Setup of oak:
==> flow/design.v <==
`timescale 1ns/1ns
module ALU (
    input  logic clk,
    input  logic rst_n,
    input  logic [5:0] alu_op,
    input  logic word,
    input  logic [15:0] a,
    input  logic [15:0] b,
    input  logic cf_in,
    input  logic [4:0] shift_cnt,
    output logic [15:0] result
);
    logic [15:0] a_in, b_in;
    parameter ADD = 6'b000000;
    parameter SUB = 6'b000001;
    parameter CMP = 6'b000010;
    parameter INC = 6'b000011;
    parameter DEC = 6'b000100;
    parameter NEG = 6'b000101;
    parameter AND = 6'b000110;
    parameter OR = 6'b000111;
    parameter XOR = 6'b001000;
    parameter NOT = 6'b001001;
    parameter TEST = 6'b001010;
    parameter SHL = 6'b001011;
    parameter SHR = 6'b001100;
    parameter SAR = 6'b001101;
    parameter ROL = 6'b001110;
    parameter ROR = 6'b001111;
    parameter RCL = 6'b010000;
    parameter RCR = 6'b010001;
    parameter MUL = 6'b010010;
    parameter IMUL = 6'b010011;
    parameter DIV = 6'b010100;
    parameter IDIV = 6'b010101;
    always @(posedge clk or negedge rst_n) begin
        if (!rst_n) begin
            a_in <= 0;
            b_in <= 0;
        end else begin
            case(alu_op)
                ADD: begin
                    result <= a + b;
                end
                SUB: begin
                    result <= a - b;
                end
                CMP: begin
                    result <= a - b;
                end
                INC: begin
                    result <= a + 1;
                end
                DEC: begin
                    result <= a - 1;
                end
                NEG: begin
                    result <= 0 - a;
                end
                AND: begin
                    result <= a & b;
                end
                OR: begin
                    result <= a | b;
                end
                XOR: begin
                    result <= a ^ b;
                end
                NOT: begin
                    result <= ~a;
                end
                TEST: begin
                    result <= a & b;
                end
                SHL: begin
                    result <= a << shift_cnt;
                end
                SHR: begin
                    result <= a >> shift_cnt;
                end
                SAR: begin
                    result <= a >>> shift_cnt;
                end
                ROL: begin
                    result <= {a[15:0], a[15:0]};
                end
                ROR: begin
                    result <= {a[0], a[15:1]};
                end
                RCL: begin
                    result <= {a[15:0], cf_in};
                end
                RCR: begin
                    result <= {cf_in, a[15:0]};
                end
                MUL: begin
                    result <= a * b;    
                end
                IMUL: begin
                    result <= a * b;    
                end
                DIV: begin
                    result <= (b == 16'd0) ? 16'hFFFF : a / b;
                end
                IDIV: begin
                    result <= (b == 16'd0) ? 16'hFFFF : a / b;
                end
            endcase
        end
    end
endmodule
clock: 100.0 ns
lec_check: 0
cap_margin: 20
cell_pad_in_sites_global_placement: 2
core_aspect_ratio: 0.5
core_margin: 2
core_utilization: 29
cts_cluster_diameter: 397
cts_cluster_size: 98
hold_slack_margin: -0.06
slew_margin: 20
run.sh (not shown) runs the stock make flow with config.mk's settings and CLKGATE_MAP_FILE=.
[inputs] pine vs oak
- a deleted HOLD_SLACK_MARGIN that had been -0.06
- a change of CORE_UTILIZATION from 29 to 60
- a change of CORE_ASPECT_RATIO from 0.5 to 1.96
- a deleted CTS_CLUSTER_DIAMETER that had been 397
- a deleted CTS_CLUSTER_SIZE that had been 98
- a deleted CELL_PAD_IN_SITES_GLOBAL_PLACEMENT that had been 2
--- outcome ---
- Side by side, power turned out higher in pine than in oak.
- pine vs. oak: maximum frequency from static timing analysis now sits at about the same level; layout sequential cell count now sits at about the same level.
- [compare] base=oak new=pine: sequential share of layout area neither gained nor lost much, combinational share of power went up by 0.2 points, share of the clock period used by the worst path after layout comparable, routed wire length lower.
- oak ended up with b[6] as its start point of the critical path; pine ended up with b[14].
- In the metrics for oak and pine, the one carrying the higher area added between synthesis and finish is oak.
[inputs] birch vs pine
- CORE_UTILIZATION changed from 60 to 40
- CELL_PAD_IN_SITES_GLOBAL_PLACEMENT newly set to 3
- CELL_PAD_IN_SITES_DETAIL_PLACEMENT newly set to 1
- CORE_ASPECT_RATIO removed (was 1.96)
birch finished every stage and its layout cleared the timing, design-rule and antenna checks. Diff pine -> birch: first-iteration DRC count now smaller; layout filler cell count now larger; post-route cell area now larger. Vias per cell (higher): pine. Between pine and birch, the core occupancy in the finished layout is lower for birch. On birch: number of cells on the critical path is 1 higher than what pine gave. Summary of the comparison: routed wire length is higher in birch, relative to pine. Against pine, height of the die in birch fell by more than 10%. Re total number of placement rows: birch is 13% down on pine. Of pine and birch, the run reporting the higher total power was pine. Relative to pine, the worst path setup slack after routing of birch is lower by 0.28 ns.
[inputs] maple vs birch
- CELL_PAD_IN_SITES_DETAIL_PLACEMENT no longer set, was 1
- CORE_UTILIZATION now 29, was 40
- GPL_ROUTABILITY_DRIVEN now 0, previously not set
- CTS_CLUSTER_DIAMETER now 397, previously not set
- PLACE_DENSITY_LB_ADDON now 0.19, previously not set
- CORE_ASPECT_RATIO now 0.5, previously not set
- HOLD_SLACK_MARGIN now -0.06, previously not set
- CTS_CLUSTER_SIZE now 98, previously not set
- ABC_AREA now 1, previously not set
- TNS_END_PERCENT now 40, previously not set
==> results <==
Number of ordinary and repair buffers in the finished layout: maple lower than birch
Delta (maple minus birch): clock power went up by about 10%; wire length went down by about 4.7%; net switching power figure went down by 0.0000096 W.
Measured against each other, maple and birch differ in part of the power in combinational logic, the lower figure coming from maple.
From birch to maple the numbers moved as follows: worst hold margin lost 0.096 ns, power attributed to sequential cells rose by about 5%, first-iteration DRC count rose by 55.

========
exp/pepper:
// ALU: RTL as listed in full above, without the edits since
Settings: LEC_CHECK=0, CAP_MARGIN=20, CORE_ASPECT_RATIO=0.79, CORE_MARGIN=2, CORE_UTILIZATION=36, CTS_CLUSTER_SIZE=83, GPL_TIMING_DRIVEN=1, MAX_ROUTING_LAYER=met5, SLEW_MARGIN=20; clock period 69.8 ns.
For exp/garnet, these inputs were changed with respect to exp/pepper:
-- flow/config.mk --
<<< exp/pepper, line 8
>>> exp/garnet, line 8
export ABC_AREA = 1
<<< exp/pepper, line 9
export CORE_ASPECT_RATIO = 0.79
>>> exp/garnet, line 10
<<< exp/pepper, line 11
export CORE_UTILIZATION = 36
export CTS_CLUSTER_SIZE = 83
export GPL_TIMING_DRIVEN = 1
export MAX_ROUTING_LAYER = met5
>>> exp/garnet, line 11
export CORE_UTILIZATION = 52
export PLACE_DENSITY = 0.42
==> flow/constraint.sdc <==
create_clock -name core_clock -period 46.3 [get_ports {clk}]
set_input_delay 9.2600 -clock core_clock [delete_from_list [all_inputs] [get_ports {clk}]]
set_output_delay 9.2600 -clock core_clock [all_outputs]
set_load 0.01 [all_outputs]
Summary of exp/garnet over exp/pepper: utilization climbed 16 points, post-route non-filler standard cell count climbed 190, critical path depth climbed 58%, die boundary width dropped about 25%.
Wire length, exp/pepper and exp/garnet: larger value in exp/pepper
exp/garnet vs exp/pepper: final net count up by more than 10%
Relative to exp/pepper, endpoint required time on the critical path has decreased by 23.46 ns in exp/garnet.
Power after layout (exp/garnet / exp/pepper): 1.3
exp/garnet vs exp/pepper on number of buffers and inverters on the critical path: exp/garnet is the higher one.
Of exp/garnet and exp/pepper, it is exp/garnet that has the lower synthesis-to-finish area growth.
When the final numbers for exp/pepper and exp/garnet were put side by side, the critical-path maximum fanout turned out to be greater in exp/pepper.
Inputs modified between exp/garnet and exp/sierra:
-- flow/config.mk --
<<< exp/garnet, line 8
export ABC_AREA = 1
>>> exp/sierra, line 8
<<< exp/garnet, line 11
export CORE_UTILIZATION = 52
export PLACE_DENSITY = 0.42
>>> exp/sierra, line 10
export CORE_UTILIZATION = 40
==> flow/constraint.sdc <==
create_clock -name core_clock -period 52.8 [get_ports {clk}]
set_input_delay 10.5600 -clock core_clock [delete_from_list [all_inputs] [get_ports {clk}]]
set_output_delay 10.5600 -clock core_clock [all_outputs]
set_load 0.01 [all_outputs]
Results
Diff exp/garnet -> exp/sierra | first-pass GRT wire length | up by a few percent. The area fraction of clock buffers and clock inverters of exp/garnet and that of exp/sierra are within noise of each other. Chip area estimate from yosys synthesis is lower on exp/sierra. Of exp/garnet and exp/sierra, the run reporting the higher sum of internal, switching and leakage power was exp/garnet. Relative to exp/garnet, the final cell area reported for exp/sierra is higher. exp/sierra ends up with higher area share of buffers outside the clock network than exp/garnet does. Clock power, exp/garnet and exp/sierra: higher on exp/garnet. For the relative contribution of the clock network to total power, exp/sierra came in 0.6 points lower than exp/garnet did. Going from exp/garnet to exp/sierra, routed length on met3 grew by more than a quarter. exp/garnet | stages: all done | timing, DRC, antenna: all pass. exp/sierra completed end to end with timing, DRC and antenna clean. Die: exp/sierra bigger than exp/garnet. Highest metal layer used by the detailed router = met5: exp/sierra; highest metal layer used by the detailed router = met4: exp/garnet.
Power figures rest on the tool's default switching activity, not on a simulated workload.
